Setup of run A:
Design mapper, start of the top module:
module mapper #(
    parameter DIM4_WIDTH = 8,  
    parameter DIM3_WIDTH = 8, 
    parameter DIM2_WIDTH = 8,  
    parameter DIM1_WIDTH = 8,
    parameter IDX4_WIDTH = 8,  
    parameter IDX3_WIDTH = 8, 
    parameter IDX2_WIDTH = 8,  
    parameter IDX1_WIDTH = 8,
    parameter ROW_MAJOR = 1,   
    parameter ADDR_WIDTH = 32 
)( 
    input  logic                        clk,            
    input  logic                        rst,            
    input  logic [DIM4_WIDTH - 1:0]     dim4, 
    input  logic [DIM3_WIDTH - 1:0]     dim3, 
    input  logic [DIM2_WIDTH - 1:0]     dim2,
    input  logic [DIM1_WIDTH - 1:0]     dim1,
    input  logic [IDX4_WIDTH - 1:0]     idx4,
    input  logic [IDX3_WIDTH - 1:0]     idx3, 
    input  logic [IDX2_WIDTH - 1:0]     idx2,
    input  logic [IDX1_WIDTH - 1:0]     idx1,
    input  logic [ADDR_WIDTH - 1:0]     base_addr,
    output logic [ADDR_WIDTH - 1:0]     addr
);
For scale: roughly 140 flip-flops, ~130 I/O pins, ~0.026 mm2 of cells after synthesis.
Settings: LEC_CHECK=0, ABC_AREA=0, CAP_MARGIN=20, CORE_MARGIN=7, CORE_UTILIZATION=59, CTS_CLUSTER_DIAMETER=361, CTS_CLUSTER_SIZE=99, HOLD_SLACK_MARGIN=-0.03, MAX_ROUTING_LAYER=met4, PLACE_DENSITY=0.83, SLEW_MARGIN=20, TNS_END_PERCENT=15; clock period 12.0 ns.
run.sh (not shown) runs the stock make flow with config.mk's settings and CLKGATE_MAP_FILE=.
Changes in run B relative to run A:
# run A
export LEC_CHECK = 0
export ABC_AREA = 0
export CAP_MARGIN = 20
export CORE_MARGIN = 7
export CORE_UTILIZATION = 59
export CTS_CLUSTER_DIAMETER = 361
export CTS_CLUSTER_SIZE = 99
export HOLD_SLACK_MARGIN = -0.03
export MAX_ROUTING_LAYER = met4
export PLACE_DENSITY = 0.83
export SLEW_MARGIN = 20
export TNS_END_PERCENT = 15
create_clock -name core_clock -period 12.0 [get_ports {clk}]
# run B
export LEC_CHECK = 0
export CAP_MARGIN = 20
export CELL_PAD_IN_SITES_DETAIL_PLACEMENT = 1
export CELL_PAD_IN_SITES_GLOBAL_PLACEMENT = 1
export CORE_MARGIN = 4
export CORE_UTILIZATION = 40
export GPL_TIMING_DRIVEN = 0
export SLEW_MARGIN = 20
create_clock -name core_clock -period 12.0 [get_ports {clk}]
==> results <==
Between run A and run B, relative area change from synthesis to final layout increased. The maximum clock frequency of run B is lower than that of run A. The number of ordinary and repair buffers in the finished layout in run A is 0.67 times that in run B. Run B has less setup slack than run A. Looking at count of non-filler cells in the finished layout, run B sits above run A. In the reports for run A and run B, the smaller area of all placed cells without fillers belongs to run A.
### run B -> run C
# run B
export LEC_CHECK = 0
export CAP_MARGIN = 20
export CELL_PAD_IN_SITES_DETAIL_PLACEMENT = 1
export CELL_PAD_IN_SITES_GLOBAL_PLACEMENT = 1
export CORE_MARGIN = 4
export CORE_UTILIZATION = 40
export GPL_TIMING_DRIVEN = 0
export SLEW_MARGIN = 20
create_clock -name core_clock -period 12.0 [get_ports {clk}]
# run C
export LEC_CHECK = 0
export ABC_AREA = 0
export CAP_MARGIN = 20
export CORE_MARGIN = 2
export CORE_UTILIZATION = 59
export CTS_CLUSTER_DIAMETER = 361
export CTS_CLUSTER_SIZE = 99
export MAX_ROUTING_LAYER = met4
export PLACE_DENSITY = 0.83
export SLEW_MARGIN = 20
create_clock -name core_clock -period 12.0 [get_ports {clk}]
==> comparison <==
Diff run B -> run C | sequential portion of the cell area | increase of 0.24 points
[run C] global routing met1 resource utilization rose 6.0 points relative to run B
The flow did not stop early for run C: all stages ran, and the layout cleared the timing, design-rule and antenna checks.
Routed wire length was lower in run C than in run B.
Compared with run B, in run C global-route track usage on met3 now larger; utilization of the core after routing now larger; yosys stat cell total comparable.
Where global-route wire length before repair is concerned, run B is outperformed by run C.
Run B reports its launch point of the critical path as dim2[5] while run C reports dim2[2].
What run D does differently from run C at the input level:
# run C
export LEC_CHECK = 0
export ABC_AREA = 0
export CAP_MARGIN = 20
export CORE_MARGIN = 2
export CORE_UTILIZATION = 59
export CTS_CLUSTER_DIAMETER = 361
export CTS_CLUSTER_SIZE = 99
export MAX_ROUTING_LAYER = met4
export PLACE_DENSITY = 0.83
export SLEW_MARGIN = 20
create_clock -name core_clock -period 12.0 [get_ports {clk}]
# run D
export LEC_CHECK = 0
export CAP_MARGIN = 25
export CELL_PAD_IN_SITES_GLOBAL_PLACEMENT = 2
export CORE_ASPECT_RATIO = 1.75
export CORE_MARGIN = 2
export CORE_UTILIZATION = 40
export GPL_ROUTABILITY_DRIVEN = 0
export GPL_TIMING_DRIVEN = 0
export MAX_ROUTING_LAYER = met4
export PLACE_DENSITY_LB_ADDON = 0.23
export SLEW_MARGIN = 30
export TNS_END_PERCENT = 50
create_clock -name core_clock -period 12.0 [get_ports {clk}]
[summary]
Every stage of the flow completed for run D, and the final layout passed the timing, design-rule and antenna checks.
Every stage of the flow completed for run C, and the final layout passed the timing, design-rule and antenna checks.
The via count of run C and that of run D are within noise of each other.
Summary of the comparison: wire length of the first global-routing pass is higher in run D, relative to run C.
Delta (run D minus run C): hold slack now larger; core utilization now smaller; post-detailed-routing wire length now larger.
From run C to run D the numbers moved as follows: final standard cell area without fillers rose by about 2%, clock tree buffer count of the final layout fell by 2, number of flops mapped to enable cells by yosys stayed essentially flat.
The following lists how run E was set up differently from run D:
# run D
export LEC_CHECK = 0
export CAP_MARGIN = 25
export CELL_PAD_IN_SITES_GLOBAL_PLACEMENT = 2
export CORE_ASPECT_RATIO = 1.75
export CORE_MARGIN = 2
export CORE_UTILIZATION = 40
export GPL_ROUTABILITY_DRIVEN = 0
export GPL_TIMING_DRIVEN = 0
export MAX_ROUTING_LAYER = met4
export PLACE_DENSITY_LB_ADDON = 0.23
export SLEW_MARGIN = 30
export TNS_END_PERCENT = 50
create_clock -name core_clock -period 12.0 [get_ports {clk}]
# run E
export LEC_CHECK = 0
export ABC_AREA = 1
export CAP_MARGIN = 20
export CORE_MARGIN = 2
export CORE_UTILIZATION = 40
export CTS_CLUSTER_DIAMETER = 80
export CTS_CLUSTER_SIZE = 28
export MAX_ROUTING_LAYER = met4
export SLEW_MARGIN = 20
create_clock -name core_clock -period 12.0 [get_ports {clk}]
Results
| maximum clock frequency | run E vs run D | better |
Compared to run D, run E has minimum hold slack 0.012 ns lower.
Measured against each other, run D and run E differ in total via count after detailed routing, the higher figure coming from run E.
Run E — total detailed-routing wirelength about 9% lower, run D as reference
Status: multiplexer share of the synthesized area parity (run D, run E)
Area figure in the yosys stat output, run D and run E: higher on run E
Edits applied to the flow inputs when going from run E to run F:
# run E
export LEC_CHECK = 0
export ABC_AREA = 1
export CAP_MARGIN = 20
export CORE_MARGIN = 2
export CORE_UTILIZATION = 40
export CTS_CLUSTER_DIAMETER = 80
export CTS_CLUSTER_SIZE = 28
export MAX_ROUTING_LAYER = met4
export SLEW_MARGIN = 20
create_clock -name core_clock -period 12.0 [get_ports {clk}]
# run F
export LEC_CHECK = 0
export ABC_AREA = 0
export CAP_MARGIN = 20
export CORE_MARGIN = 2
export CORE_UTILIZATION = 59
export CTS_CLUSTER_DIAMETER = 171
export CTS_CLUSTER_SIZE = 99
export MAX_ROUTING_LAYER = met4
export PLACE_DENSITY = 0.43
export SLEW_MARGIN = 20
export TNS_END_PERCENT = 5
create_clock -name core_clock -period 12.0 [get_ports {clk}]
Notes after the runs:
Between run F and run E, it is run F whose parity-gate share of the synthesized area counting xor and xnor cells is higher, by 1.7 points.
On clock slew at the register clock pins of the worst setup and hold paths, run E tracks run F almost exactly.
When run F is measured against run E, its ratio of final minimum period to clock period turns out 6.9 points higher.
Run E → run F: sequential cell area fraction in the yosys report grew by 1.2 points, number of nets in the layout -1,052, maximum single-stage delay on the critical path decreased 0.17 ns.

* * *

## build 7
Starting RTL as in the previous note.
Settings: LEC_CHECK=0, CAP_MARGIN=40, CORE_MARGIN=2, CORE_UTILIZATION=72, CTS_CLUSTER_SIZE=39, HOLD_SLACK_MARGIN=0.3, PLACE_DENSITY_LB_ADDON=0.01, SETUP_SLACK_MARGIN=0.75, SLEW_MARGIN=20; clock period 8.09 ns.
Build 7: flow complete, layout not clean; failing: setup timing
For build 24, these inputs were changed with respect to build 7:
- CTS_CLUSTER_SIZE removed (was 39)
- HOLD_SLACK_MARGIN removed (was 0.3)
- CAP_MARGIN changed from 40 to 20
- PLACE_DENSITY_LB_ADDON removed (was 0.01)
- SETUP_SLACK_MARGIN removed (was 0.75)
- CORE_UTILIZATION changed from 72 to 65
- the clock period (ns, I/O delays scaled along) changed from 8.09 to 11.2
==> results <==
- Build 7 had finished all stages when the layout checks came back failing, citing setup timing.
- Build 24 completed end to end with timing, DRC and antenna clean.
- Data arrival time of the worst path in build 24 vs build 7: up 1.73 ns
- Diff build 7 -> build 24 | number of cells on the critical path | decrease of about 11%
- Relative to build 7, share of final layout cell area taken by non-clock buffers has gone down in build 24.
- Average vias per placed instance shrinks by a few percent when moving from build 7 to build 24.
- Re global-route usage over all layers: build 7 was higher than build 24.
- Of build 24 and build 7, the run reporting the higher post-layout period usage of the worst path was build 7.
- The first-iteration DRC count reported for build 24 is smaller than that of build 7 by 15%.
For build 87, these inputs were changed with respect to build 24:
- CAP_MARGIN changed from 20 to 0
- CORE_UTILIZATION changed from 65 to 72
- the clock period (ns, I/O delays scaled along) changed from 11.2 to 6.22
Complete run, failing final checks: build 87, reason setup timing.
Setup slack delta for build 87 relative to build 24: 2.85 ns lower
Compared with build 24, in build 87 fill cell instance count of the final layout moved down.
On area of all placed cells without fillers, the higher figure sits with build 87, not build 24.
Build 87 ends up with a post-synthesis to final-layout area growth that is 9.3 points higher than in build 24.
